`flow/design.v`:
```
module pc(
    input clk,
    input reset,
    input pcwrite,
    input [7:0] next_pc,
    output reg [7:0] pc
);
    always @ (posedge clk or posedge reset) begin
        if (reset) begin
            pc <= 8'b0;
        end
        else if (pcwrite) begin
            pc <= next_pc;
        end
    end
endmodule
module IF_ID (
    input clk,
    input reset,
    input [18:0] IF_instruction,
    input IF_IDwrite,
    input [7:0] IF_pc_plus_one,
    output reg [7:0] ID_pc_plus_one,
    output reg [18:0] ID_instruction,
    output reg ID_valid
);
    always @(posedge clk or posedge reset) begin
        if (reset) begin
            ID_valid <= 1'b0;
        end
        else if (IF_IDwrite) begin
            ID_valid <= 1'b1;
        end
    end
    always @(posedge clk) begin
        if (IF_IDwrite) begin
            ID_instruction <= IF_instruction;
            ID_pc_plus_one <= IF_pc_plus_one;
        end
    end
endmodule
module control(
    input [4:0] opcode,
    input hazard,
    output reg ID_branch,
    output reg ID_regwrite,
    output reg ID_memtoreg,
    output reg ID_memread,
    output reg ID_memwrite,
    output reg ID_alusrc,
    output reg ID_aluop,
    output reg ID_regdist,
    output reg ID_branchtype,
    output reg ID_push,
    output reg ID_pop,
    output reg ID_ret,
    output reg ID_jump
);
    always @(*) begin
        ID_branch = 1'b0;
        ID_regwrite = 1'b0;
        ID_memtoreg = 1'b0;
        ID_memread = 1'b0;
        ID_memwrite = 1'b0;
        ID_alusrc = 1'b0;
        ID_aluop = 1'b0;
        ID_regdist = 1'b0;
        ID_branchtype = 1'b0;
        ID_push = 1'b0;
        ID_pop = 1'b0;
        ID_ret = 1'b0;
        ID_jump = 1'b0;
        if (!hazard) begin
            case (opcode)
                5'd0: begin
                    ID_regdist = 1'b1;
                    ID_regwrite = 1'b1;
                end
                5'd1: begin
                    ID_regdist = 1'b1;
                    ID_regwrite = 1'b1;
                end
                5'd2: begin
                    ID_jump = 1'b1;
                end
                5'd3: begin
                    ID_branch = 1'b1;
                    ID_branchtype = 1'b0;
                end
                5'd4: begin
                    ID_branch = 1'b1;
                    ID_branchtype = 1'b1;
                end
                5'd5: begin
                    ID_push = 1'b1;
                    ID_jump = 1'b1;
                    ID_regdist = 1'b1;
                    ID_regwrite = 1'b1;
                    ID_alusrc = 1'b1;
                end
                5'd6: begin
                    ID_pop = 1'b1;
                    ID_ret = 1'b1;
                    ID_regdist = 1'b1;
                    ID_regwrite = 1'b1;
                    ID_alusrc = 1'b1;
                end
                5'd7: begin
                    ID_memread = 1'b1;
                    ID_memtoreg = 1'b1;
                    ID_regwrite = 1'b1;
                    ID_alusrc = 1'b1;
                end
                5'd8: begin
                    ID_memwrite = 1'b1;
                    ID_alusrc = 1'b1;
                end
                5'd9: begin
                    ID_regwrite = 1'b1;
                end
                5'd10: begin
                    ID_regwrite = 1'b1;
                    ID_alusrc = 1'b1;
                end
                default: begin
                end
            endcase
        end
    end
endmodule
module reg_file(
    input clk,
    input reset,
    input WB_regwrite,
    input ID_push,
    input ID_pop,
    input [2:0] rs1,
    input [2:0] rs2,
    input [2:0] ws,
    input [18:0] wd,
    output reg [18:0] ID_rd1,
    output reg [18:0] ID_rd2,
    output [2:0] sp
);
    integer i;
    reg [2:0] SP;
    reg [18:0] register_file[0:7];
    assign sp = SP;
    always @(*) begin
        if (WB_regwrite && (ws == rs1))
            ID_rd1 = wd;
        else
            ID_rd1 = register_file[rs1];
        if (WB_regwrite && (ws == rs2))
            ID_rd2 = wd;
        else
            ID_rd2 = register_file[rs2];
    end
    always @(posedge clk or posedge reset) begin
        if (reset) begin
            for (i=0;i<8;i=i+1) begin
                register_file[i] <= 19'd0;
            end
            SP <= 3'd7;
        end else begin
            if (WB_regwrite) begin
                register_file[ws] <= wd;
            end
            if (ID_push) begin
                SP <= SP - 3'd1;
            end
            else if (ID_pop) begin
                SP <= SP + 3'd1;
            end
        end
    end
endmodule
module comparator (
    input [18:0] ID_rd1,
    input [18:0] ID_rd2,
    output reg zero
);
    always @(*) begin
        if (ID_rd1 == ID_rd2) begin
            zero = 1'b1;
        end
        else begin
            zero = 1'b0;
        end
    end
endmodule
module ID_EX(
    input clk,
    input reset,
    input [4:0] ID_opcode,
    input ID_regwrite,
    input ID_memtoreg,
    input ID_memread,
    input ID_memwrite,
    input ID_alusrc,
    input ID_aluop,
    input ID_regdist,
    input [7:0] ID_immediate,
    input [2:0] ID_rs,
    input [2:0] ID_rt,
    input [2:0] ID_rd,
    input [18:0] ID_rd1,
    input [18:0] ID_rd2,
    output reg [4:0] EX_opcode,
    output reg EX_regwrite,
    output reg EX_memtoreg,
    output reg EX_memread,
    output reg EX_memwrite,
    output reg EX_alusrc,
    output reg EX_aluop,
    output reg EX_regdist,
    output reg [7:0] EX_immediate,
    output reg [2:0] EX_rs,
    output reg [2:0] EX_rt,
    output reg [2:0] EX_rd,
    output reg [18:0] EX_rd1,
    output reg [18:0] EX_rd2
);
    always @(posedge clk or posedge reset) begin
        if (reset) begin
            EX_regwrite <= 1'b0;
            EX_memread <= 1'b0;
            EX_memwrite <= 1'b0;
        end
        else begin
            EX_regwrite <= ID_regwrite;
            EX_memread <= ID_memread;
            EX_memwrite <= ID_memwrite;
        end
    end
    always @(posedge clk) begin
        EX_opcode <= ID_opcode;
        EX_memtoreg <= ID_memtoreg;
        EX_alusrc <= ID_alusrc;
        EX_aluop <= ID_aluop;
        EX_regdist <= ID_regdist;
        EX_immediate <= ID_immediate;
        EX_rs <= ID_rs;
        EX_rt <= ID_rt;
        EX_rd <= ID_rd;
        EX_rd1 <= ID_rd1;
        EX_rd2 <= ID_rd2;
    end
endmodule
module alu_mux(
    input [1:0] sel,
    input [18:0] EX_data,
    input [18:0] MEM_data,
    input [18:0] WB_data,
    output reg [18:0] in
);
    always @(*) begin
        case (sel)
            2'b00 : in = EX_data;
            2'b01 : in = MEM_data;
            2'b10 : in = WB_data;
            default: in = 19'd0;
        endcase
    end
endmodule
module alu_control (
    input [4:0] opcode,
    input [4:0] funct,
    output reg [4:0] operation
);
    always @(*) begin
        case (opcode)
            5'd0: operation = funct;
            5'd1: operation = funct;
            5'd9: operation = funct;
            5'd10: operation = 5'd12;
            5'd8: operation = 5'd12;
            5'd7: operation = 5'd12;
            5'd5: operation = 5'd12;
            5'd6: operation = 5'd12;
            default: operation = 5'd0;
        endcase
    end
endmodule
module alu (
    input [18:0] in1,
    input [18:0] in2,
    input [4:0] alu_ctrl,
    output reg [18:0] EX_out
);
    always @(*) begin
        case (alu_ctrl)
            5'd0: EX_out = in1 + in2;
            5'd1: EX_out = in1 - in2;
            5'd2: EX_out = in1 * in2;
            5'd3: EX_out = (in2 == 19'd0) ? 19'd0 : in1 / in2;
            5'd4: EX_out = in1 + 1;
            5'd5: EX_out = in1 - 1;
            5'd6: EX_out = in1 & in2;
            5'd7: EX_out = in1 | in2;
            5'd8: EX_out = in1 ^ in2;
            5'd9: EX_out = ~in1;
            5'd10: EX_out = in1 ^ 19'b0011001010111010110;  
            5'd11: EX_out = in1 ^ 19'b0011001010111010110;
            5'd12: EX_out = in2;
            default: EX_out = 19'd0;
        endcase
    end
endmodule
module EX_MEM (
    input clk,
    input reset,
    input EX_regwrite,
    input EX_memtoreg,
    input EX_memread,
    input EX_memwrite,
    input [18:0] EX_out,
    input [18:0] EX_wdata,
    input [2:0] EX_rd,
    output reg MEM_regwrite,
    output reg MEM_memtoreg,
    output reg MEM_memread,
    output reg MEM_memwrite,
    output reg [18:0] MEM_out,
    output reg [18:0] MEM_wdata,
    output reg [2:0] MEM_rd
);
    always @(posedge clk or posedge reset) begin
        if (reset) begin
            MEM_regwrite <= 1'b0;
            MEM_memread <= 1'b0;
            MEM_memwrite <= 1'b0;
        end
        else begin
            MEM_regwrite <= EX_regwrite;
            MEM_memread <= EX_memread;
            MEM_memwrite <= EX_memwrite;
        end
    end
    always @(posedge clk) begin
        MEM_memtoreg <= EX_memtoreg;
        MEM_out <= EX_out;
        MEM_wdata <= EX_wdata;
        MEM_rd <= EX_rd;
    end
endmodule
module MEM_WB (
    input clk,
    input reset,
    input MEM_regwrite,
    input MEM_memtoreg,
    input [18:0] MEM_rdata,
    input [18:0] MEM_out,
    input [2:0] MEM_rd,
    output reg WB_regwrite,
    output reg WB_memtoreg,
    output reg [18:0] WB_rdata,
    output reg [18:0] WB_out,
    output reg [2:0] WB_rd
);
always @(posedge clk or posedge reset) begin
    if (reset) begin
        WB_regwrite <= 1'b0;
    end
    else begin
        WB_regwrite <= MEM_regwrite;
    end
end
always @(posedge clk) begin
    WB_memtoreg <= MEM_memtoreg;
    WB_rdata <= MEM_rdata;
    WB_out <= MEM_out;
    WB_rd <= MEM_rd;
end
endmodule
module forwarding_unit (
    input [2:0] EX_rs,
	input [2:0] EX_rt,
	input [2:0] MEM_rd,
	input [2:0] WB_rd,
	input MEM_regwrite,
	input WB_regwrite,
	output reg [1:0] mux_in1,
	output reg [1:0] mux_in2
);
    always @ (*) begin
	    mux_in1 = 2'b00;
		mux_in2 = 2'b00;
		if ((MEM_rd == EX_rs) && (MEM_regwrite)) begin
		    mux_in1 =2'b01;
		end
		if ((MEM_rd == EX_rt) && (MEM_regwrite)) begin
		    mux_in2 =2'b01;
		end
		if (((WB_rd == EX_rs) && (WB_regwrite)) && ~((MEM_rd == EX_rs) && (MEM_regwrite))) begin
            mux_in1 = 2'b10;
        end
		if (((WB_rd == EX_rt) && (WB_regwrite)) && ~((MEM_rd == EX_rt) && (MEM_regwrite))) begin
            mux_in2 = 2'b10;
        end
	end 
endmodule
module hazard_detection(
    input reset,
    input EX_memread,
    input [2:0] EX_rt,
    input [2:0] ID_rt,
    input [2:0] ID_rs,
    input ID_reads_early,
    input [2:0] ID_ra1,
    input [2:0] ID_ra2,
    input EX_regwrite,
    input [2:0] EX_dest,
    input MEM_regwrite,
    input [2:0] MEM_rd,
    output reg hazard,
    output reg IF_IDwrite,
    output reg PCwrite
);
    wire early_hazard;
    assign early_hazard = ID_reads_early &&
        ((EX_regwrite && ((EX_dest == ID_ra1) || (EX_dest == ID_ra2))) ||
         (MEM_regwrite && ((MEM_rd == ID_ra1) || (MEM_rd == ID_ra2))));
    always @ (*) begin
        if (reset) begin
            hazard = 1'b0;
            IF_IDwrite = 1'b1;
            PCwrite = 1'b1;
        end
        else if ((EX_memread && ((EX_rt == ID_rt) || (EX_rt == ID_rs))) || early_hazard) begin
            hazard = 1'b1;
            IF_IDwrite = 1'b0;
            PCwrite = 1'b0;
        end
        else begin
            hazard = 1'b0;
            IF_IDwrite = 1'b1;
            PCwrite = 1'b1;
        end
    end
endmodule
module cpu(
    input clk,
    input reset,
    output [7:0] imem_addr,
    input [18:0] imem_data,
    output [7:0] dmem_addr,
    output [18:0] dmem_wdata,
    output dmem_we,
    input [18:0] dmem_rdata,
    output rf_we,
    output [2:0] rf_waddr,
    output [18:0] rf_wdata
);
    wire [7:0] ret_mux_pc;
    wire [7:0] pc;
    wire pcwrite;
    wire IF_IDwrite;
    wire hazard;
    wire WB_regwrite;
    pc pc_cpu (
        .clk(clk),
        .reset(reset),
        .pcwrite(pcwrite),
        .next_pc(ret_mux_pc),
        .pc(pc)
    );
    wire [18:0] IF_instruction;
    assign imem_addr = pc;
    assign IF_instruction = imem_data;
    wire [7:0] IF_pc_plus_one;
    assign IF_pc_plus_one = pc + 8'd1;
    wire [7:0] ID_pc_plus_one;
    wire [18:0] ID_instruction;
    wire ID_valid;
    wire branch_signal;
    IF_ID IF_ID_cpu (
        .clk(clk),
        .reset(reset),
        .IF_instruction(IF_instruction),
        .IF_IDwrite(IF_IDwrite),
        .IF_pc_plus_one(IF_pc_plus_one),
        .ID_pc_plus_one(ID_pc_plus_one),
        .ID_instruction(ID_instruction),
        .ID_valid(ID_valid)
    );
    wire ID_branch, ID_regwrite, ID_memtoreg, ID_memread, ID_memwrite, ID_alusrc, ID_aluop;
    wire ID_regdist, ID_branchtype, ID_push, ID_pop, ID_ret, ID_jump;
    control control_cpu(
        .opcode(ID_instruction[18:14]),
        .hazard(hazard | ~ID_valid),
        .ID_branch(ID_branch),
        .ID_regwrite(ID_regwrite),
        .ID_memtoreg(ID_memtoreg),
        .ID_memread(ID_memread),
        .ID_memwrite(ID_memwrite),
        .ID_alusrc(ID_alusrc),
        .ID_aluop(ID_aluop),
        .ID_regdist(ID_regdist),
        .ID_branchtype(ID_branchtype),
        .ID_push(ID_push),
        .ID_pop(ID_pop),
        .ID_ret(ID_ret),
        .ID_jump(ID_jump)
    );
    wire [18:0] wd;
    wire [18:0] ID_rd1, ID_rd2;
    wire [2:0] ws;
    wire [2:0] sp;
    wire ID_is_ret = (ID_instruction[18:14] == 5'd6);
    wire ID_is_call = (ID_instruction[18:14] == 5'd5);
    wire [2:0] ID_ra1 = ID_is_ret ? (sp + 3'd1) : ID_instruction[13:11];
    wire [2:0] ID_ra2 = ID_instruction[10:8];
    reg_file reg_file_cpu(
        .clk(clk),
        .reset(reset),
        .WB_regwrite(WB_regwrite),
        .ID_push(ID_push),
        .ID_pop(ID_pop),
        .rs1(ID_ra1),
        .rs2(ID_ra2),
        .ws(ws),
        .wd(wd),
        .ID_rd1(ID_rd1),
        .ID_rd2(ID_rd2),
        .sp(sp)
    );
    wire zero;
    comparator comparator_cpu(
        .ID_rd1(ID_rd1),
        .ID_rd2(ID_rd2),
        .zero(zero)
    );
    wire zero_flag;
    assign zero_flag = (ID_branchtype) ? ~zero : zero;
    assign branch_signal = ID_branch && zero_flag;
    wire [7:0] branch_mux_pc;
    assign branch_mux_pc = (branch_signal) ? ID_instruction[7:0] : IF_pc_plus_one;
    wire [7:0] jump_mux_pc;
    assign jump_mux_pc = (ID_jump) ? ID_instruction[7:0] : branch_mux_pc;
    assign ret_mux_pc = (ID_ret) ? ID_rd1[7:0] : jump_mux_pc;
    wire [7:0] ID_immediate = ID_is_call ? ID_pc_plus_one :
                              (ID_is_ret ? 8'd0 : ID_instruction[7:0]);
    wire [2:0] ID_rd = ID_is_call ? sp :
                       (ID_is_ret ? (sp + 3'd1) : ID_instruction[7:5]);
    wire EX_regwrite, EX_memtoreg, EX_memread, EX_memwrite, EX_alusrc, EX_aluop, EX_regdist;
    wire [7:0] EX_immediate;
    wire [2:0] EX_rs, EX_rt, EX_rd;
    wire [18:0] EX_rd1, EX_rd2;
    wire [4:0] EX_opcode;
    ID_EX ID_EX_cpu(
        .clk(clk),
        .reset(reset),
        .ID_opcode(ID_instruction[18:14]),
        .ID_regwrite(ID_regwrite),
        .ID_memtoreg(ID_memtoreg),
        .ID_memread(ID_memread),
        .ID_memwrite(ID_memwrite),
        .ID_alusrc(ID_alusrc),
        .ID_aluop(ID_aluop),
        .ID_regdist(ID_regdist),
        .ID_immediate(ID_immediate),
        .ID_rs(ID_instruction[13:11]),
        .ID_rt(ID_instruction[10:8]),
        .ID_rd(ID_rd),
        .ID_rd1(ID_rd1),
        .ID_rd2(ID_rd2),
        .EX_opcode(EX_opcode),
        .EX_regwrite(EX_regwrite),
        .EX_memtoreg(EX_memtoreg),
        .EX_memread(EX_memread),
        .EX_memwrite(EX_memwrite),
        .EX_alusrc(EX_alusrc),
        .EX_aluop(EX_aluop),
        .EX_regdist(EX_regdist),
        .EX_immediate(EX_immediate),
        .EX_rs(EX_rs),
        .EX_rt(EX_rt),
        .EX_rd(EX_rd),
        .EX_rd1(EX_rd1),
        .EX_rd2(EX_rd2)
    );
    wire [1:0] sel1, sel2;
    wire [18:0] in1, EX_in2_mux, in2;
    wire [18:0] MEM_out;
    alu_mux alu_mux_in1(
        .sel(sel1),
        .EX_data(EX_rd1),
        .MEM_data(MEM_out),
        .WB_data(wd),
        .in(in1)
    );
    alu_mux alu_mux_in2(
        .sel(sel2),
        .EX_data(EX_rd2),
        .MEM_data(MEM_out),
        .WB_data(wd),
        .in(EX_in2_mux)
    );
    wire [18:0] extended_EX_immediate;
    assign extended_EX_immediate = { 11'b0, EX_immediate};
    assign in2 = (EX_alusrc) ? extended_EX_immediate : EX_in2_mux;
    wire [4:0] alu_ctrl;
    alu_control alu_control_cpu(
        .opcode(EX_opcode),
        .funct(EX_immediate[4:0]),
        .operation(alu_ctrl)
    );
    wire [18:0] EX_out;
    alu alu_cpu(
        .in1(in1),
        .in2(in2),
        .alu_ctrl(alu_ctrl),
        .EX_out(EX_out)
    );
    wire [2:0] EX_rd_muxed;
    assign EX_rd_muxed = (EX_regdist) ? EX_rd : EX_rt;
    wire MEM_regwrite, MEM_memtoreg, MEM_memread, MEM_memwrite;
    wire [18:0] MEM_wdata;
    wire [2:0] MEM_rd;
    EX_MEM EX_MEM_cpu (
        .clk(clk),
        .reset(reset),
        .EX_regwrite(EX_regwrite),
        .EX_memtoreg(EX_memtoreg),
        .EX_memread(EX_memread),
        .EX_memwrite(EX_memwrite),
        .EX_out(EX_out),
        .EX_wdata(EX_in2_mux),
        .EX_rd(EX_rd_muxed),
        .MEM_regwrite(MEM_regwrite),
        .MEM_memtoreg(MEM_memtoreg),
        .MEM_memread(MEM_memread),
        .MEM_memwrite(MEM_memwrite),
        .MEM_out(MEM_out),
        .MEM_wdata(MEM_wdata),
        .MEM_rd(MEM_rd)
    );
    wire [18:0] MEM_rdata;
    assign dmem_addr = MEM_out[7:0];
    assign dmem_wdata = MEM_wdata;
    assign dmem_we = MEM_memwrite;
    assign MEM_rdata = dmem_rdata;
    wire WB_memtoreg;
    wire [18:0] WB_rdata, WB_out;
    wire [2:0] WB_rd;
    MEM_WB MEM_WB_cpu(
        .clk(clk),
        .reset(reset),
        .MEM_regwrite(MEM_regwrite),
        .MEM_memtoreg(MEM_memtoreg),
        .MEM_rdata(MEM_rdata),
        .MEM_out(MEM_out),
        .MEM_rd(MEM_rd),
        .WB_regwrite(WB_regwrite),
        .WB_memtoreg(WB_memtoreg),
        .WB_rdata(WB_rdata),
        .WB_out(WB_out),
        .WB_rd(WB_rd)
    );
    assign ws = WB_rd;
    assign wd = (WB_memtoreg) ? WB_rdata : WB_out;
    assign rf_we = WB_regwrite;
    assign rf_waddr = WB_rd;
    assign rf_wdata = wd;
    forwarding_unit forwarding_unit_cpu(
        .EX_rs(EX_rs),
        .EX_rt(EX_rt),
        .MEM_rd(MEM_rd),
        .WB_rd(WB_rd),
        .MEM_regwrite(MEM_regwrite),
        .WB_regwrite(WB_regwrite),
        .mux_in1(sel1),
        .mux_in2(sel2)
    );
    wire ID_reads_early = ID_valid && ((ID_instruction[18:14] == 5'd3) ||
                          (ID_instruction[18:14] == 5'd4) || ID_is_ret);
    hazard_detection hazard_detection_cpu(
        .reset(reset),
        .EX_memread(EX_memread),
        .EX_rt(EX_rt),
        .ID_rs(ID_instruction[13:11]),
        .ID_rt(ID_instruction[10:8]),
        .ID_reads_early(ID_reads_early),
        .ID_ra1(ID_ra1),
        .ID_ra2(ID_ra2),
        .EX_regwrite(EX_regwrite),
        .EX_dest(EX_rd_muxed),
        .MEM_regwrite(MEM_regwrite),
        .MEM_rd(MEM_rd),
        .hazard(hazard),
        .IF_IDwrite(IF_IDwrite),
        .PCwrite(pcwrite)
    );
endmodule
```
`flow/run.sh`:
```
#!/bin/bash
# the make line also repeats each setting of config.mk as NAME=value (left out here)
make -C /OpenROAD-flow-scripts/flow DESIGN_CONFIG=/design/flow/config.mk WORK_HOME=/design/flow/orfs CLKGATE_MAP_FILE= finish
```
`flow/config.mk`:
```
export PLATFORM = sky130hd
export DESIGN_NAME = cpu
export DESIGN_NICKNAME = cpu
export VERILOG_FILES = /design/flow/design.v
export SDC_FILE = /design/flow/constraint.sdc
export NUM_CORES = 4
export LEC_CHECK = 0
export CAP_MARGIN = 20
export CORE_MARGIN = 2
export CORE_UTILIZATION = 72
export PLACE_DENSITY = 0.66
export SLEW_MARGIN = 20
```
`flow/constraint.sdc`:
```
create_clock -name core_clock -period 35.6 [get_ports {clk}]
set_input_delay 7.1200 -clock core_clock [delete_from_list [all_inputs] [get_ports {clk}]]
set_output_delay 7.1200 -clock core_clock [all_outputs]
set_load 0.01 [all_outputs]
```
==> impl_metrics.toml, run 1 <==
# implementation run metrics
[synthesis]
synth-simple-area-share_pct = 17.5
top_cell = "nor2_1"
ys.flops = 354
top_cells_by_count = "nor2_1 (439), nand2_1 (394), inv_1 (331)"
synthesis.area_um2 = 33600
async_flop_share_pct = 48.0
flop_cell = "dfrtp_1"
netlist_logic_family_top = "AND-OR/OR-AND gates"
syn_area_per_cell_um2 = 8.13
adder_share_pct = 19.3
synth_top_area_share_pct = 12.4
fp_nets = 4614
synth_cell_types = 98
yosys.area.top_type = "dfrtp_1"
ys_sh_mux_pct = 5.29
ys_cells = 4131
synth_warnings = 14
synth_seq_share_pct = 24.5
xor_share_pct = 5.03
area_leaders = "dfrtp_1 (12%), ha_1 (12%), dfxtp_1 (9.4%)"
ys_sh_aoi_pct = 22.0
synth-edff-count = 27
ys_chip_area_um2 = 33600
netlist_instances = 4131

[clock_tree]
root_buffer = "clkbuf_16"
path_clk_slew_ns = 0.07
cts_made_buffers = 36
clock_path_buffers = 3
cts_tree = "built"
clock_sinks = 354
clock.latency.late_pin_ns = 0.55
h-tree-depth = 2
postCtsHoldBufs = 0

[routing]
wl_per_cell_um = 28.7
via_per_inst = 7.51
route.vias.total = 37932
route.detailed.drc = 0
drt-total-wl_um = 145000
ant_nets = 0
firstDrtPassIters = 14
drt_iter0_markers = 7038

[sta]
timing.final.crit_share_pct = 106
relSlewSlack_pct = 10.3
fin_crit_ns = 37.70
setup_tns_ns = -2.15
tightest_slew_ns = 1.33
fmax_mhz = 26.5
finClkSkew_ns = 0.0189
rsz0062_at_grt = "true"
finalWorstSetupSlack_ns = -2.10
hold_viol_final = 0
whs_ns = 0.357
setup_viol = 2
drv_slew = 0

[worst_setup_path]
cp_common_cell = "o21a_1"
cp-end-kind = "flip-flop"
cp.depth = 189
crit_path_start_kind = "flip-flop"
required_ns = 35.99
crit_path_end = "EX_MEM_cpu.MEM_out[0]"
reg2reg_to = "EX_MEM_cpu.MEM_out[0]"
slowest_stage = "a211oi_2"
critPathTopFamily = "AND-OR/OR-AND gates"
cp.buffers_inverters = 11
reg2regPathDepth = 189
rrSetupSlack_ns = -2.10
crit_start = "ID_EX_cpu.EX_rt[1]"
worstSetupPathType = "reg -> reg"
crit_path_max_fanout = 6
r2r_start = "ID_EX_cpu.EX_rt[1]"
slowest_delay_ns = 0.65
arrival_ns = 38.09

[final_layout]
seq_area_um2 = 8230
finalCoreUtilization_pct = 86.6
area_growth_pct = 19.3
fillCellCount = 2446
combGateArea_um2 = 24700
fin_nets = 4889

[grt]
grt_antenna_before_repair = 10
grt_max_degree = 91
grt_util_all_layers_pct = 56.6
grt_pass1_vias = 36534
overflow = 0
grt_pass1_wl_um = 208000

[placed_design]
dp_hpwl_um = 94500
gp_congestion = 1.16
place_ws_ns = -1.34
portBuffers = 98

[run]
warnings = 58
drv_cap = 0

[die]
ios = 99
fp_util_pct = 72.6
std_cell_rows = 79
coreArea_um2 = 46300
die_h_um = 220
die_area_um2 = 48400
die_w_um = 220

[worst_hold_path]
hold_end = "MEM_WB_cpu.WB_memtoreg"
worstHoldStart = "EX_MEM_cpu.MEM_memtoreg"
hold_class = "reg -> reg"
whs_path_depth = 0

[status]
outcome = "finished with violations"
check.faults = "negative setup slack"
per-layer routing:
metal	vias to the layer above	part of all wire, %	wire, um	track usage, %
met1	17141	31	45100	62.3
met4	6	13	18400	53.0
met2	4035	40	58700	82.5
met3	1614	16	23000	23.3
li1	15136	-	-	-
met5	-	0.027	39	0.625
per-stage QoR:
step | area [um^2] | cells
global route | 40000 | 5043
finish | 40100 | 5053
CTS | 38600 | 4961
floorplan | 34200 | 4131
detailed placement | 36700 | 4845
global placement | 36700 | 4845
final cells by class:
cell class | instances | area share [%]
Multi-Input combinational cell | 3213 | 61.6
Inverter | 340 | 3.20
Sequential cell | 354 | 20.6
Clock buffer | 50 | 2.66
Timing Repair Buffer | 461 | 9.57
Tap cell | 607 | 1.90
Antenna cell | 12 | 0.0749
Clock inverter | 16 | 0.422
repair_timing:
item                       4_1_cts  5_1_grt
hold endpoints to repair         0        0
pin swaps                       65      153
resized                         67      153
gates cloned                     0        2
setup endpoints to repair        1        2
buffers inserted                50       75
==> run 2, diff against run 1 <==
CAP_MARGIN = 15   (was 20)
CTS_CLUSTER_DIAMETER = 96   (was unset)
CTS_CLUSTER_SIZE = 35   (was unset)
PLACE_DENSITY = 0.67   (was 0.66)
SETUP_SLACK_MARGIN = 1.97   (was unset)
SLEW_MARGIN = 10   (was 20)
clock period = 16.8 ns   (was 35.6 ns; I/O delays follow)
==> run 2 against run 1 <==
  * Synthesized area unchanged
  * Die size is the same
  * Synthesized cell count stayed put
  * The run now fails in global routing (5_1_grt)
==> impl_metrics.toml, run 2 <==
# implementation run metrics
[status]
outcome = "did not finish"
stop_error = "[ERROR GRT-0116] Global routing finished with congestion. Check the congestion regions in the DRC Viewer."
stop_stage = "global routing (5_1_grt)"

[die]
fp_util_pct = 72.6
coreArea_um2 = 46300
die_w_um = 220
die_h_um = 220
die_area_um2 = 48400
ios = 99
std_cell_rows = 79

[synthesis]
flop_cell = "dfrtp_1"
synth-edff-count = 27
synth_seq_share_pct = 24.5
synth-simple-area-share_pct = 17.5
ys_sh_mux_pct = 5.29
xor_share_pct = 5.03
ys.flops = 354
top_cells_by_count = "nor2_1 (439), nand2_1 (394), inv_1 (331)"
ys_chip_area_um2 = 33600
synth_top_area_share_pct = 12.4
ys_cells = 4131
netlist_logic_family_top = "AND-OR/OR-AND gates"
synth_warnings = 14
netlist_instances = 4131
syn_area_per_cell_um2 = 8.13
ys_sh_aoi_pct = 22.0
adder_share_pct = 19.3
area_leaders = "dfrtp_1 (12%), ha_1 (12%), dfxtp_1 (9.4%)"
top_cell = "nor2_1"
async_flop_share_pct = 48.0
synth_cell_types = 98
fp_nets = 4614
yosys.area.top_type = "dfrtp_1"
synthesis.area_um2 = 33600

[placed_design]
dp_hpwl_um = 102000
post-place-cells = 5361
portBuffers = 98
gp_congestion = 1.18
place_ws_ns = -19.24

[clock_tree]
root_buffer = "clkbuf_16"
clock_sinks = 354
clock_path_buffers = 3
cts_made_buffers = 14
h-tree-depth = 1
postCtsHoldBufs = 0

[grt]
overflow = 319
grt_util_all_layers_pct = 82.7
[run 2: what timing repair did]
action,in CTS
buffers inserted,166
setup endpoints to repair,11
resized,164
pin swaps,146
[run 2: layer usage]
| layer | GRT usage [%] | GRT overflow |
|---|---|---|
| met1 | 81.5 | 9 |
| met2 | 96.2 | 156 |
| met4 | 81.3 | 133 |
| met3 | 72.1 | 20 |
| met5 | 46.7 | 1 |
[run 2: through the flow]
step | area, um^2 | hold WS, ns
floorplan | 34300 | 0.310
detailed placement | 40600 | 0.315
CTS | 43100 | 0.331
global placement | 40600 | 0.310
==> run 3, diff against run 2 <==
ABC_AREA = 1   (was unset)
CAP_MARGIN = 20   (was 15)
CTS_CLUSTER_DIAMETER = 241   (was 96)
CTS_CLUSTER_SIZE = 38   (was 35)
PLACE_DENSITY = unset   (was 0.67)
SETUP_SLACK_MARGIN = 5.0   (was 1.97)
SLEW_MARGIN = 20   (was 10)
clock period = 20.8 ns   (was 16.8 ns; I/O delays follow)
==> run 3 against run 2 <==
  * Synthesized area down 2.4%
  * Synthesized cell count rose by 5.8%
  * The flow again stops in global routing (5_1_grt)
  * Die size shrank 2.3%
==> impl_metrics.toml, run 3 <==
# implementation run metrics
[synthesis]
synth-edff-count = 27
fp_nets = 4855
xor_share_pct = 5.08
flop_cell = "dfrtp_1"
top_cell = "nand2_1"
ys_chip_area_um2 = 32800
ys_sh_mux_pct = 0.0687
adder_share_pct = 19.7
synth_top_area_share_pct = 12.7
ys_sh_aoi_pct = 17.8
synth-simple-area-share_pct = 21.4
ys_cells = 4372
syn_area_per_cell_um2 = 7.50
netlist_instances = 4372
synth_seq_share_pct = 25.0
area_leaders = "dfrtp_1 (13%), ha_1 (12%), dfxtp_1 (9.6%)"
netlist_logic_family_top = "simple AND/OR/NAND/NOR gates"
synth_warnings = 14
synthesis.area_um2 = 32800
ys.flops = 354
yosys.area.top_type = "dfrtp_1"
synth_cell_types = 74
async_flop_share_pct = 48.0
top_cells_by_count = "nand2_1 (778), inv_1 (692), nor2_1 (331)"

[die]
ios = 99
std_cell_rows = 78
die_h_um = 217
fp_util_pct = 72.5
coreArea_um2 = 45200
die_w_um = 217
die_area_um2 = 47300

[placed_design]
dp_hpwl_um = 93100
gp_congestion = 1.04
portBuffers = 98
place_ws_ns = -16.58
placed_area_um2 = 39200

[status]
stop_stage = "global routing (5_1_grt)"
stop_error = "[ERROR GRT-0116] Global routing finished with congestion. Check the congestion regions in the DRC Viewer."
outcome = "did not finish"

[clock_tree]
postCtsHoldBufs = 0
cts_made_buffers = 13
root_buffer = "clkbuf_16"
h-tree-depth = 1
clock_sinks = 354
clock_path_buffers = 3

[grt]
grt_util_all_layers_pct = 98.7
overflow = 3210
[run 3: repair_timing]
item,4_1_cts
pin swaps,145
endpoints found under the setup margin,9
gates resized,149
endpoints found under the hold margin,0
setup buffers,361
cloned,1
[run 3: stage by stage]
stage | cells | hold WS (ns) | util [%]
2_1_floorplan | 4372 | 0.310 | -
4_1_cts | 5981 | 0.338 | 94.8
3_5_place_dp | 5598 | 0.316 | 86.8
3_3_place_gp | 5598 | 0.312 | 86.8
[run 3: per-layer routing]
layer  overflow  track usage [%]
met4        616              104
met3        225             83.3
met2       2116              120
met1        224             90.2
met5         29             71.6
==> run 4, diff against run 3 <==
CTS_CLUSTER_DIAMETER = 233   (was 241)
CTS_CLUSTER_SIZE = 100   (was 38)
PLACE_DENSITY = 0.43   (was unset)
SETUP_SLACK_MARGIN = unset   (was 5.0)
TNS_END_PERCENT = 40   (was unset)
clock period = 24.7 ns   (was 20.8 ns; I/O delays follow)
==> run 4 against run 3 <==
  * The flow again stops in global routing (5_1_grt)
  * Synthesized area stayed put
  * Die size stayed put
  * Synthesized cell count stayed put
==> impl_metrics.toml, run 4 <==
# implementation run metrics
[status]
outcome = "did not finish"
stop_stage = "global routing (5_1_grt)"
stop_error = "[ERROR GRT-0232] Routing congestion too high. Check the congestion heatmap in the GUI."

[die]
ios = 99
coreArea_um2 = 45200
die_h_um = 217
die_area_um2 = 47300
std_cell_rows = 78
die_w_um = 217
fp_util_pct = 72.5

[synthesis]
synth-edff-count = 27
ys_sh_aoi_pct = 17.8
async_flop_share_pct = 48.0
top_cell = "nand2_1"
netlist_logic_family_top = "simple AND/OR/NAND/NOR gates"
yosys.area.top_type = "dfrtp_1"
flop_cell = "dfrtp_1"
synthesis.area_um2 = 32800
synth_cell_types = 74
adder_share_pct = 19.7
xor_share_pct = 5.08
synth_seq_share_pct = 25.0
area_leaders = "dfrtp_1 (13%), ha_1 (12%), dfxtp_1 (9.6%)"
netlist_instances = 4372
ys_sh_mux_pct = 0.0687
synth-simple-area-share_pct = 21.4
ys_chip_area_um2 = 32800
syn_area_per_cell_um2 = 7.50
top_cells_by_count = "nand2_1 (778), inv_1 (692), nor2_1 (331)"
synth_top_area_share_pct = 12.7
ys_cells = 4372
synth_warnings = 14
ys.flops = 354
fp_nets = 4855

[placed_design]
dp_hpwl_um = 92300
gp_congestion = 1.08
portBuffers = 98
post-place-cells = 5623

[clock_tree]
clock_path_buffers = 3
cts_made_buffers = 7
h-tree-depth = 1
root_buffer = "clkbuf_16"
clock_sinks = 354
postCtsHoldBufs = 0

[grt]
grt_util_all_layers_pct = 97.1
overflow = 2130
==> run 4: stage by stage <==
step / cell area [um^2] / worst slack [ns]
3_5_place_dp: 39400 / -12.75
2_1_floorplan: 33000 / -11.87
4_1_cts: 40800 / -11.42
3_3_place_gp: 39400 / -10.14
==> run 4: what timing repair did <==
item | CTS
setup endpoints to repair | 6
gates resized | 81
pin swaps | 87
cloned | 0
buffers inserted | 126
==> run 4: per-layer routing <==
layer,GRT overflow,global-route usage [%]
met5,11,72.8
met4,467,102
met3,151,86.1
met2,1267,112
met1,234,92.0
==> run 5, diff against run 4 <==
ABC_AREA = unset   (was 1)
CORE_UTILIZATION = 58   (was 72)
CTS_CLUSTER_DIAMETER = unset   (was 233)
CTS_CLUSTER_SIZE = unset   (was 100)
PLACE_DENSITY = unset   (was 0.43)
TNS_END_PERCENT = unset   (was 40)
clock period = 25.1 ns   (was 24.7 ns; I/O delays follow)
==> run 5 against run 4 <==
  * Now fails the layout checks on negative setup slack
  * Synthesized area is 2.4% higher
  * Die size increased by 27%
  * Synthesized cell count decreased by 5.5%
==> impl_metrics.toml, run 5 <==
# implementation run metrics
[routing]
via_per_inst = 6.62
drt_iter0_markers = 5169
route.vias.total = 38328
drt-total-wl_um = 150000
route.detailed.drc = 0
wl_per_cell_um = 26.0
n_antenna_cell = 0
ant_nets = 0
firstDrtPassIters = 9

[synthesis]
synth_cell_types = 98
async_flop_share_pct = 48.0
ys_sh_aoi_pct = 22.0
synth_top_area_share_pct = 12.4
ys_chip_area_um2 = 33600
flop_cell = "dfrtp_1"
top_cell = "nor2_1"
adder_share_pct = 19.3
area_leaders = "dfrtp_1 (12%), ha_1 (12%), dfxtp_1 (9.4%)"
ys.flops = 354
synth_warnings = 14
synth_seq_share_pct = 24.5
fp_nets = 4614
xor_share_pct = 5.03
yosys.area.top_type = "dfrtp_1"
ys_cells = 4131
netlist_instances = 4131
synthesis.area_um2 = 33600
ys_sh_mux_pct = 5.29
syn_area_per_cell_um2 = 8.13
synth-simple-area-share_pct = 17.5
synth-edff-count = 27
netlist_logic_family_top = "AND-OR/OR-AND gates"
top_cells_by_count = "nor2_1 (439), nand2_1 (394), inv_1 (331)"

[worst_hold_path]
whs_path_depth = 0
hold_class = "reg -> reg"
hold_end = "MEM_WB_cpu.WB_memtoreg"
worstHoldStart = "EX_MEM_cpu.MEM_memtoreg"

[die]
std_cell_rows = 88
die_h_um = 245
die_w_um = 245
fp_util_pct = 58.4
coreArea_um2 = 57500
ios = 99
die_area_um2 = 59800

[sta]
tightest_slew_ns = 1.23
drv_slew = 0
setup_viol = 5
finClkSkew_ns = 0.0273
finalWorstSetupSlack_ns = -10.82
relSlewSlack_pct = 17.5
fin_crit_ns = 35.92
setup_tns_ns = -32.49
hold_viol_final = 0
whs_ns = 0.328
rsz0062_at_grt = "true"
timing.final.crit_share_pct = 143
fmax_mhz = 27.8

[grt]
use_met1_pct = 56.0
grt_util_all_layers_pct = 48.5
grt_antenna_before_repair = 5
grt_pass1_vias = 38339
busiest_layer = "met2"
met3_usage_pct = 12.1
grt_pass1_wl_um = 222000
grt_max_degree = 90
met2_usage_pct = 76.2
overflow = 0

[final_layout]
seq_area_um2 = 8220
finalCoreUtilization_pct = 77.7
fillCellCount = 3866
fin_nets = 5478
combGateArea_um2 = 24600
area_growth_pct = 33.0
final_area_um2 = 44700

[worst_setup_path]
reg2regPathDepth = 182
crit_path_end = "EX_MEM_cpu.MEM_out[0]"
slowest_stage = "a2111o_1"
r2r_start = "ID_EX_cpu.EX_rt[2]"
rrSetupSlack_ns = -10.82
worstSetupPathType = "reg -> reg"
cp-end-kind = "flip-flop"
crit_start = "ID_EX_cpu.EX_rt[2]"
slowest_delay_ns = 0.56
cp_common_cell = "o21a_1"
cp.depth = 182
crit_path_max_fanout = 9
required_ns = 25.50
arrival_ns = 36.32
reg2reg_to = "EX_MEM_cpu.MEM_out[0]"
cp.buffers_inverters = 10
crit_path_start_kind = "flip-flop"
critPathTopFamily = "AND-OR/OR-AND gates"

[clock_tree]
h-tree-depth = 2
cts_made_buffers = 37
path_clk_slew_ns = 0.07
clock_sinks = 354
clock_path_buffers = 3
root_buffer = "clkbuf_16"
clock.latency.late_pin_ns = 0.56
cts_tree = "built"

[placed_design]
portBuffers = 98
dp_hpwl_um = 106000
gp_congestion = 1.04
placed_area_um2 = 40900

[run]
warnings = 59
drv_cap = 0

[status]
outcome = "finished with violations"
check.faults = "negative setup slack"
-- run 5: layer usage --
layer  up-vias  share of wire, %
li1      16330                 -
met1     17844                34
met2      3095                43
met3      1053                12
met4         6                10
met5         -             0.023
-- run 5: area by class of cell --
class / count / share of cell area (%)
multi-input combinational: 3213 / 55.1
timing repair buffer: 1049 / 18.7
sequential: 354 / 18.4
inverter: 340 / 2.87
clock buffer: 50 / 2.34
tap: 765 / 2.14
clock inverter: 16 / 0.507
-- run 5: per-stage QoR --
| step | setup slack, ns | std cells |
|---|---|---|
| 2_1_floorplan | -10.45 | 4131 |
| 3_3_place_gp | -9.46 | 5528 |
| 3_5_place_dp | -10.78 | 5528 |
| 4_1_cts | -9.41 | 5734 |
| 5_1_grt | -12.27 | 5787 |
| 6_report | -10.82 | 5787 |
-- run 5: repair_timing --
item / CTS / global route
endpoints found under the hold margin: 0 / 0
endpoints found under the setup margin: 5 / 6
pin swaps: 111 / 63
buffers inserted: 140 / 51
hold buffers: 0 / 0
gates cloned: 0 / 1
gates resized: 130 / 74
==> run 6, diff against run 5 <==
SETUP_SLACK_MARGIN = -2.0   (was unset)
clock period = 30.9 ns   (was 25.1 ns; I/O delays follow)
==> run 6 against run 5 <==
  * The layout still fails its checks (negative setup slack)
  * Fmax increased by 0.48%
  * Register-to-register slack improved by 6.0 ns
  * Flip-flop count unchanged
  * Non-clock buffer count decreased by 154
  * Synthesized cell count unchanged
  * Global-route usage decreased by 2.1 points
==> impl_metrics.toml, run 6 <==
# implementation run metrics
[die]
die_w_um = 245
fp_util_pct = 58.4
die_area_um2 = 59800
ios = 99
die_h_um = 245
std_cell_rows = 88
coreArea_um2 = 57500

[grt]
grt_antenna_before_repair = 9
grt_pass1_vias = 36922
overflow = 0
grt_util_all_layers_pct = 46.3
grt_pass1_wl_um = 213000
grt_max_degree = 94

[status]
outcome = "finished with violations"
check.faults = "negative setup slack"

[synthesis]
ys.flops = 354
flop_cell = "dfrtp_1"
top_cell = "nor2_1"
xor_share_pct = 5.03
synth-edff-count = 27
ys_sh_aoi_pct = 22.0
synth_seq_share_pct = 24.5
adder_share_pct = 19.3
synth_top_area_share_pct = 12.4
ys_chip_area_um2 = 33600
synth_cell_types = 98
netlist_logic_family_top = "AND-OR/OR-AND gates"
area_leaders = "dfrtp_1 (12%), ha_1 (12%), dfxtp_1 (9.4%)"
yosys.area.top_type = "dfrtp_1"
ys_cells = 4131
synthesis.area_um2 = 33600
fp_nets = 4614
synth_warnings = 14
ys_sh_mux_pct = 5.29
top_cells_by_count = "nor2_1 (439), nand2_1 (394), inv_1 (331)"
synth-simple-area-share_pct = 17.5
syn_area_per_cell_um2 = 8.13
async_flop_share_pct = 48.0
netlist_instances = 4131

[worst_hold_path]
whs_path_depth = 0
worstHoldStart = "ID_EX_cpu.EX_memtoreg"
hold_end = "EX_MEM_cpu.MEM_memtoreg"
hold_class = "reg -> reg"

[sta]
finalWorstSetupSlack_ns = -4.85
drv_slew = 0
rsz0062_at_grt = "true"
setup_viol = 3
fmax_mhz = 28.0
whs_ns = 0.353
fin_crit_ns = 35.75
relSlewSlack_pct = 15.9
hold_viol_final = 0
finClkSkew_ns = 0.0156
tightest_slew_ns = 1.25
timing.final.crit_share_pct = 116

[placed_design]
placed_area_um2 = 40700
dp_hpwl_um = 104000
place_ws_ns = -5.39
portBuffers = 98
gp_congestion = 1.07

[routing]
ant_nets = 0
n_antenna_cell = 0
drt-total-wl_um = 142000
wl_per_cell_um = 25.2
drt_iter0_markers = 4564
route.vias.total = 36774
firstDrtPassIters = 20
via_per_inst = 6.53
route.detailed.drc = 0

[clock_tree]
cts_tree = "built"
root_buffer = "clkbuf_16"
clock_path_buffers = 3
cts_made_buffers = 36
h-tree-depth = 2
clock_sinks = 354
path_clk_slew_ns = 0.07
clock.latency.late_pin_ns = 0.55
postCtsHoldBufs = 0

[final_layout]
final_area_um2 = 42800
finalCoreUtilization_pct = 74.4
fillCellCount = 4237
area_growth_pct = 27.5
fin_nets = 5324

[worst_setup_path]
worstSetupPathType = "reg -> reg"
cp.buffers_inverters = 12
crit_start = "MEM_WB_cpu.WB_memtoreg"
crit_path_end = "EX_MEM_cpu.MEM_out[0]"
cp.depth = 184
rrSetupSlack_ns = -4.85
crit_path_start_kind = "flip-flop"
r2r_start = "MEM_WB_cpu.WB_memtoreg"
reg2regPathDepth = 184
arrival_ns = 36.15
reg2reg_to = "EX_MEM_cpu.MEM_out[0]"
slowest_delay_ns = 0.45
slowest_stage = "a2111o_1"
required_ns = 31.30
critPathTopFamily = "AND-OR/OR-AND gates"
cp_common_cell = "o21a_1"
cp-end-kind = "flip-flop"
crit_path_max_fanout = 10

[run]
drv_cap = 0
warnings = 59
[run 6: stage by stage]
stage | std cells | TNS [ns]
after global placement | 5498 | -6.15
after floorplan | 4131 | -7.17
after CTS | 5615 | -7.08
after global routing | 5633 | -12.28
final | 5633 | -7.81
after detailed placement | 5498 | -9.42
[run 6: metal layers]
metal  vias up  global-route usage (%)  part of all wire, %
li1      16018                       -                    -
met1     17385                    55.0                   36
met2      2528                    73.8                   44
met3       833                    10.7                   11
met4        10                    33.7                  9.0
met5         -                       0                0.054
[run 6: cell type report]
| cell class | count | area, um^2 | area share (%) |
|---|---|---|---|
| Clock buffer | 51 | 1060 | 2.47 |
| Timing Repair Buffer | 895 | 6990 | 16.3 |
| Inverter | 340 | 1280 | 2.99 |
| Clock inverter | 14 | 193 | 0.450 |
| Multi-Input combinational cell | 3214 | 24100 | 56.3 |
| Tap cell | 765 | 957 | 2.24 |
| Sequential cell | 354 | 8220 | 19.2 |
[run 6: repair_timing]
| item | 4_1_cts | 5_1_grt |
|---|---|---|
| setup endpoints to repair | 2 | 3 |
| setup buffers | 53 | 20 |
| pin swaps | 45 | 35 |
| cloned | 0 | 1 |
| resized | 38 | 38 |
==> run 7, diff against run 6 <==
ABC_AREA = 1   (was unset)
CORE_UTILIZATION = 72   (was 58)
CTS_CLUSTER_DIAMETER = 241   (was unset)
CTS_CLUSTER_SIZE = 38   (was unset)
HOLD_SLACK_MARGIN = 0.27   (was unset)
SETUP_SLACK_MARGIN = 4.7   (was -2.0)
clock period = 20.6 ns   (was 30.9 ns; I/O delays follow)
==> run 7 against run 6 <==
  * The flow now stops in global routing (5_1_grt)
  * Synthesized area is 2.4% lower
  * Synthesized cell count up 5.8%
  * Die size fell by 21%
==> impl_metrics.toml, run 7 <==
# implementation run metrics
[synthesis]
async_flop_share_pct = 48.0
synth_warnings = 14
top_cells_by_count = "nand2_1 (778), inv_1 (692), nor2_1 (331)"
adder_share_pct = 19.7
ys_sh_mux_pct = 0.0687
yosys.area.top_type = "dfrtp_1"
xor_share_pct = 5.08
top_cell = "nand2_1"
synth-edff-count = 27
syn_area_per_cell_um2 = 7.50
ys_cells = 4372
synth_top_area_share_pct = 12.7
flop_cell = "dfrtp_1"
synth-simple-area-share_pct = 21.4
netlist_instances = 4372
synth_seq_share_pct = 25.0
ys_chip_area_um2 = 32800
ys_sh_aoi_pct = 17.8
synth_cell_types = 74
area_leaders = "dfrtp_1 (13%), ha_1 (12%), dfxtp_1 (9.6%)"
ys.flops = 354
synthesis.area_um2 = 32800
netlist_logic_family_top = "simple AND/OR/NAND/NOR gates"
fp_nets = 4855

[placed_design]
gp_congestion = 1.04
place_ws_ns = -17.17
portBuffers = 98
dp_hpwl_um = 95300

[die]
std_cell_rows = 78
die_area_um2 = 47300
coreArea_um2 = 45200
fp_util_pct = 72.5
die_h_um = 217
ios = 99
die_w_um = 217

[grt]
overflow = 3065
grt_util_all_layers_pct = 97.7

[clock_tree]
postCtsHoldBufs = 0
root_buffer = "clkbuf_16"
clock_path_buffers = 3
clock_sinks = 354
h-tree-depth = 1
cts_made_buffers = 13

[status]
stop_error = "[ERROR GRT-0116] Global routing finished with congestion. Check the congestion regions in the DRC Viewer."
outcome = "did not finish"
stop_stage = "global routing (5_1_grt)"
==> run 7: routing by layer <==
metal | GRT overflow | track usage [%]
met5 | 20 | 66.5
met1 | 197 | 89.2
met2 | 2078 | 120
met4 | 621 | 103
met3 | 149 | 82.3
==> run 7: what timing repair did <==
action,4_1_cts
setup buffers,332
pin swaps,145
setup endpoints to repair,9
gates cloned,1
resized,172
==> run 7: per-stage QoR <==
| stage | area [um^2] | std cells | util, % |
|---|---|---|---|
| after detailed placement | 39300 | 5610 | 87.1 |
| after global placement | 39300 | 5610 | 87.1 |
| after CTS | 42800 | 5965 | 94.7 |
| after floorplan | 33100 | 4372 | - |
==> run 8, diff against run 7 <==
ABC_AREA = unset   (was 1)
CORE_UTILIZATION = 40   (was 72)
CTS_CLUSTER_DIAMETER = unset   (was 241)
CTS_CLUSTER_SIZE = unset   (was 38)
HOLD_SLACK_MARGIN = unset   (was 0.27)
SETUP_SLACK_MARGIN = unset   (was 4.7)
clock period = 46.2 ns   (was 20.6 ns; I/O delays follow)
==> run 8 against run 7 <==
  * Now clean on timing, DRC and antenna
  * Synthesized cell count fell by 5.5%
  * Synthesized area grew 2.4%
  * Die size up 83%
==> impl_metrics.toml, run 8 <==
# implementation run metrics
[status]
outcome = "timing/DRC/antenna clean"

[synthesis]
ys_chip_area_um2 = 33600
async_flop_share_pct = 48.0
yosys.area.top_type = "dfrtp_1"
top_cell = "nor2_1"
synth-simple-area-share_pct = 17.5
netlist_instances = 4131
area_leaders = "dfrtp_1 (12%), ha_1 (12%), dfxtp_1 (9.4%)"
ys_sh_mux_pct = 5.29
fp_nets = 4614
synth_warnings = 14
synth_top_area_share_pct = 12.4
xor_share_pct = 5.03
synth-edff-count = 27
syn_area_per_cell_um2 = 8.13
synth_seq_share_pct = 24.5
top_cells_by_count = "nor2_1 (439), nand2_1 (394), inv_1 (331)"
netlist_logic_family_top = "AND-OR/OR-AND gates"
flop_cell = "dfrtp_1"
synth_cell_types = 98
adder_share_pct = 19.3
ys_sh_aoi_pct = 22.0
ys.flops = 354
synthesis.area_um2 = 33600
ys_cells = 4131

[sta]
tightest_slew_ns = 1.14
setup_viol = 0
timing.final.crit_share_pct = 92.2
fin_crit_ns = 42.59
drv_slew = 0
whs_ns = 0.332
finClkSkew_ns = 0.0425
finalWorstSetupSlack_ns = 3.61
hold_viol_final = 0
fmax_mhz = 23.5
relSlewSlack_pct = 23.8

[clock_tree]
clock.latency.late_pin_ns = 0.60
h-tree-depth = 2
cts_tree = "built"
clock_path_buffers = 3
cts_made_buffers = 40
path_clk_slew_ns = 0.06
clock_sinks = 354
root_buffer = "clkbuf_16"

[worst_hold_path]
hold_end = "EX_MEM_cpu.MEM_memtoreg"
worstHoldStart = "ID_EX_cpu.EX_memtoreg"
whs_path_depth = 0
hold_class = "reg -> reg"

[die]
fp_util_pct = 40.2
die_w_um = 294
die_area_um2 = 86300
ios = 99
coreArea_um2 = 83400
std_cell_rows = 106
die_h_um = 294

[grt]
grt_util_all_layers_pct = 29.1
overflow = 0
busiest_layer = "met2"
met2_usage_pct = 46.8
grt_pass1_wl_um = 192000
use_met1_pct = 37.8
grt_antenna_before_repair = 3
met3_usage_pct = 5.91
grt_max_degree = 65
grt_pass1_vias = 30898

[worst_setup_path]
crit_start = "MEM_WB_cpu.WB_memtoreg"
r2r_start = "MEM_WB_cpu.WB_memtoreg"
slowest_delay_ns = 0.67
required_ns = 46.61
crit_path_end = "EX_MEM_cpu.MEM_out[0]"
cp_common_cell = "o21a_1"
arrival_ns = 43.00
reg2reg_to = "EX_MEM_cpu.MEM_out[0]"
worstSetupPathType = "reg -> reg"
rrSetupSlack_ns = 3.61
cp.buffers_inverters = 12
cp.depth = 183
crit_path_start_kind = "flip-flop"
slowest_stage = "a221oi_1"
cp-end-kind = "flip-flop"
crit_path_max_fanout = 28
reg2regPathDepth = 183
critPathTopFamily = "AND-OR/OR-AND gates"

[final_layout]
fillCellCount = 8271
area_growth_pct = 11.8
finalCoreUtilization_pct = 45.0
fin_cells = 5278
fin_nets = 4648

[routing]
drt-total-wl_um = 128000
drt_iter0_markers = 3317
route.vias.total = 31666
ant_nets = 0
firstDrtPassIters = 6
route.detailed.drc = 0
wl_per_cell_um = 24.2
via_per_inst = 6.00

[run]
drv_cap = 0
warnings = 54

[placed_design]
gp_congestion = 1.00
post-place-cells = 5195
place_ws_ns = -0.0754
dp_hpwl_um = 94000
portBuffers = 98
run 8: layer usage:
metal	up-vias	share of wire, %
li1	14674	-
met1	15143	41
met2	1489	45
met3	358	8.9
met4	2	5.4
met5	-	0.010
run 8: area by class of cell:
type | count | area [um^2] | area share (%)
multi-input combinational | 3213 | 23400 | 62.4
sequential | 354 | 8220 | 21.9
timing repair buffer | 216 | 1870 | 4.98
tap | 1080 | 1350 | 3.60
inverter | 340 | 1280 | 3.41
clock buffer | 50 | 1080 | 2.87
clock inverter | 24 | 299 | 0.797
antenna | 1 | 2.50 | 0.00667
run 8: through the flow:
step	setup TNS (ns)	instance area [um^2]
3_3_place_gp	0	35900
6_report	0	37500
4_1_cts	0	37300
2_1_floorplan	0	33600
5_1_grt	-0.00103	37500
3_5_place_dp	-0.0754	35900
run 8: timing repair:
item | in CTS | in global routing
hold buffers | 0 | 0
pin swaps | 0 | 3
gates cloned | 0 | 0
buffers inserted | 0 | 8
setup endpoints to repair | 1 | 2
resized | 2 | 33
==> run 9, diff against run 8 <==
ABC_AREA = 1   (was unset)
CORE_ASPECT_RATIO = 0.5   (was unset)
CORE_UTILIZATION = 72   (was 40)
CTS_CLUSTER_DIAMETER = 399   (was unset)
CTS_CLUSTER_SIZE = 96   (was unset)
PLACE_DENSITY = 0.41   (was unset)
SETUP_SLACK_MARGIN = 4.06   (was unset)
TNS_END_PERCENT = 15   (was unset)
clock period = 17.9 ns   (was 46.2 ns; I/O delays follow)
==> run 9 against run 8 <==
  * The run now fails in global routing (5_1_grt)
  * Synthesized area decreased by 2.4%
  * Die size decreased by 45%
  * Synthesized cell count increased by 5.8%
==> impl_metrics.toml, run 9 <==
# implementation run metrics
[synthesis]
synth-edff-count = 27
fp_nets = 4855
ys_cells = 4372
synth_top_area_share_pct = 12.7
synth_warnings = 14
ys.flops = 354
top_cells_by_count = "nand2_1 (778), inv_1 (692), nor2_1 (331)"
synth_cell_types = 74
xor_share_pct = 5.08
netlist_instances = 4372
synth_seq_share_pct = 25.0
synth-simple-area-share_pct = 21.4
ys_sh_mux_pct = 0.0687
syn_area_per_cell_um2 = 7.50
top_cell = "nand2_1"
ys_chip_area_um2 = 32800
area_leaders = "dfrtp_1 (13%), ha_1 (12%), dfxtp_1 (9.6%)"
synthesis.area_um2 = 32800
flop_cell = "dfrtp_1"
netlist_logic_family_top = "simple AND/OR/NAND/NOR gates"
async_flop_share_pct = 48.0
adder_share_pct = 19.7
ys_sh_aoi_pct = 17.8
yosys.area.top_type = "dfrtp_1"

[die]
coreArea_um2 = 45100
die_area_um2 = 47400
die_h_um = 155
ios = 99
die_w_um = 306
std_cell_rows = 55
fp_util_pct = 72.7

[clock_tree]
cts_made_buffers = 7
clock_sinks = 354
root_buffer = "clkbuf_16"
clock_path_buffers = 3
postCtsHoldBufs = 0
h-tree-depth = 1

[placed_design]
portBuffers = 98
gp_congestion = 1.07
post-place-cells = 5620
dp_hpwl_um = 91100

[status]
outcome = "did not finish"
stop_stage = "global routing (5_1_grt)"
stop_error = "[ERROR GRT-0232] Routing congestion too high. Check the congestion heatmap in the GUI."

[grt]
grt_util_all_layers_pct = 89.5
overflow = 690
-- run 9: metrics by stage --
stage / utilization (%) / instance area (um^2) / worst slack [ns] / hold WS, ns
floorplan: - / 33000 / -18.85 / 0.310
global placement: 87.2 / 39300 / -17.31 / 0.311
detailed placement: 87.2 / 39300 / -19.74 / 0.321
CTS: 89.7 / 40400 / -18.33 / 0.358
-- run 9: routing by layer --
layer | track usage (%) | overflow
met2 | 101 | 374
met5 | 64.7 | 0
met4 | 88.5 | 159
met3 | 81.3 | 64
met1 | 87.8 | 93
-- run 9: timing repair --
item / CTS
resized: 72
pin swaps: 83
setup endpoints to repair: 10
hold endpoints to repair: 0
gates cloned: 0
buffers inserted: 87
==> run 10, diff against run 9 <==
ABC_AREA = unset   (was 1)
CORE_ASPECT_RATIO = unset   (was 0.5)
CORE_UTILIZATION = 61   (was 72)
CTS_CLUSTER_DIAMETER = unset   (was 399)
CTS_CLUSTER_SIZE = unset   (was 96)
PLACE_DENSITY = 0.66   (was 0.41)
SETUP_SLACK_MARGIN = 5.0   (was 4.06)
TNS_END_PERCENT = unset   (was 15)
clock period = 20.9 ns   (was 17.9 ns; I/O delays follow)
==> run 10 against run 9 <==
  * Now fails the layout checks on negative setup slack
  * Die size increased by 20%
  * Synthesized area grew 2.4%
  * Synthesized cell count decreased by 5.5%
==> impl_metrics.toml, run 10 <==
# implementation run metrics
[synthesis]
fp_nets = 4614
syn_area_per_cell_um2 = 8.13
synthesis.area_um2 = 33600
ys_sh_aoi_pct = 22.0
synth-edff-count = 27
area_leaders = "dfrtp_1 (12%), ha_1 (12%), dfxtp_1 (9.4%)"
ys_chip_area_um2 = 33600
synth_seq_share_pct = 24.5
netlist_instances = 4131
top_cell = "nor2_1"
ys.flops = 354
adder_share_pct = 19.3
xor_share_pct = 5.03
synth_cell_types = 98
ys_cells = 4131
synth_warnings = 14
ys_sh_mux_pct = 5.29
netlist_logic_family_top = "AND-OR/OR-AND gates"
async_flop_share_pct = 48.0
flop_cell = "dfrtp_1"
top_cells_by_count = "nor2_1 (439), nand2_1 (394), inv_1 (331)"
synth_top_area_share_pct = 12.4
synth-simple-area-share_pct = 17.5
yosys.area.top_type = "dfrtp_1"

[routing]
drt-total-wl_um = 145000
route.detailed.drc = 0
wl_per_cell_um = 25.4
drt_iter0_markers = 5317
via_per_inst = 6.69
route.vias.total = 38222
ant_nets = 0
firstDrtPassIters = 9

[status]
check.faults = "negative setup slack"
outcome = "finished with violations"

[grt]
grt_max_degree = 92
grt_pass1_wl_um = 213000
grt_antenna_before_repair = 5
grt_util_all_layers_pct = 48.7
overflow = 0
grt_pass1_vias = 37232

[worst_hold_path]
worstHoldStart = "ID_EX_cpu.EX_memtoreg"
whs_path_depth = 0
hold_class = "reg -> reg"
hold_end = "EX_MEM_cpu.MEM_memtoreg"

[run]
warnings = 59
drv_cap = 0

[clock_tree]
clock_path_buffers = 3
cts_tree = "built"
postCtsHoldBufs = 0
clock_sinks = 354
cts_made_buffers = 37
path_clk_slew_ns = 0.07
root_buffer = "clkbuf_16"
clock.latency.late_pin_ns = 0.56
h-tree-depth = 2

[die]
die_area_um2 = 56900
std_cell_rows = 85
fp_util_pct = 62.0
die_h_um = 239
die_w_um = 239
coreArea_um2 = 54100
ios = 99

[final_layout]
fin_nets = 5474
finalCoreUtilization_pct = 82.3
fillCellCount = 3399
area_growth_pct = 32.6

[worst_setup_path]
required_ns = 21.30
arrival_ns = 36.90
slowest_stage = "dfxtp_1"
slowest_delay_ns = 0.40
reg2reg_to = "EX_MEM_cpu.MEM_out[0]"
cp.depth = 197
crit_path_max_fanout = 11
cp_common_cell = "o21a_1"
crit_path_start_kind = "flip-flop"
crit_path_end = "EX_MEM_cpu.MEM_out[0]"
cp.buffers_inverters = 25
worstSetupPathType = "reg -> reg"
critPathTopFamily = "AND-OR/OR-AND gates"
crit_start = "ID_EX_cpu.EX_rt[0]"
reg2regPathDepth = 197
cp-end-kind = "flip-flop"
rrSetupSlack_ns = -15.59
r2r_start = "ID_EX_cpu.EX_rt[0]"

[sta]
fin_crit_ns = 36.49
tightest_slew_ns = 1.27
setup_viol = 7
relSlewSlack_pct = 12.9
finalWorstSetupSlack_ns = -15.59
finClkSkew_ns = 0.0206
rsz0062_at_grt = "true"
setup_tns_ns = -60.51
timing.final.crit_share_pct = 175
hold_viol_final = 0
fmax_mhz = 27.4
drv_slew = 0

[placed_design]
portBuffers = 98
dp_hpwl_um = 99400
gp_congestion = 1.05
-- run 10: cell type report --
class | count | area (um^2) | area share (%)
Clock buffer | 51 | 1070 | 2.40
Sequential cell | 354 | 8220 | 18.5
Timing Repair Buffer | 1044 | 8390 | 18.8
Multi-Input combinational cell | 3214 | 24500 | 55.0
Antenna cell | 3 | 7.51 | 0.0169
Tap cell | 696 | 871 | 1.96
Clock inverter | 15 | 184 | 0.413
Inverter | 340 | 1280 | 2.88
-- run 10: routing by layer --
| metal | GRT usage, % | vias up | share of wire, % |
|---|---|---|---|
| met4 | 38.6 | 10 | 10 |
| met2 | 76.2 | 3107 | 43 |
| met5 | 0 | - | 0.049 |
| met3 | 10.7 | 1104 | 12 |
| li1 | - | 16348 | - |
| met1 | 58.0 | 17653 | 35 |
-- run 10: through the flow --
stage	area (um^2)	cells	hold slack, ns	setup WS [ns]
6_report	44500	5717	0.328	-15.59
5_1_grt	44500	5714	0.334	-17.03
4_1_cts	43700	5663	0.330	-13.85
3_5_place_dp	40800	5457	0.321	-14.80
3_3_place_gp	40800	5457	0.312	-13.69
2_1_floorplan	34300	4131	0.310	-14.65
-- run 10: timing repair --
item                                   4_1_cts  5_1_grt
pin swaps                                  103       90
setup endpoints to repair                   10       11
endpoints found under the hold margin        0        0
buffers inserted                           138       50
cloned                                       2        1
gates resized                              123       80
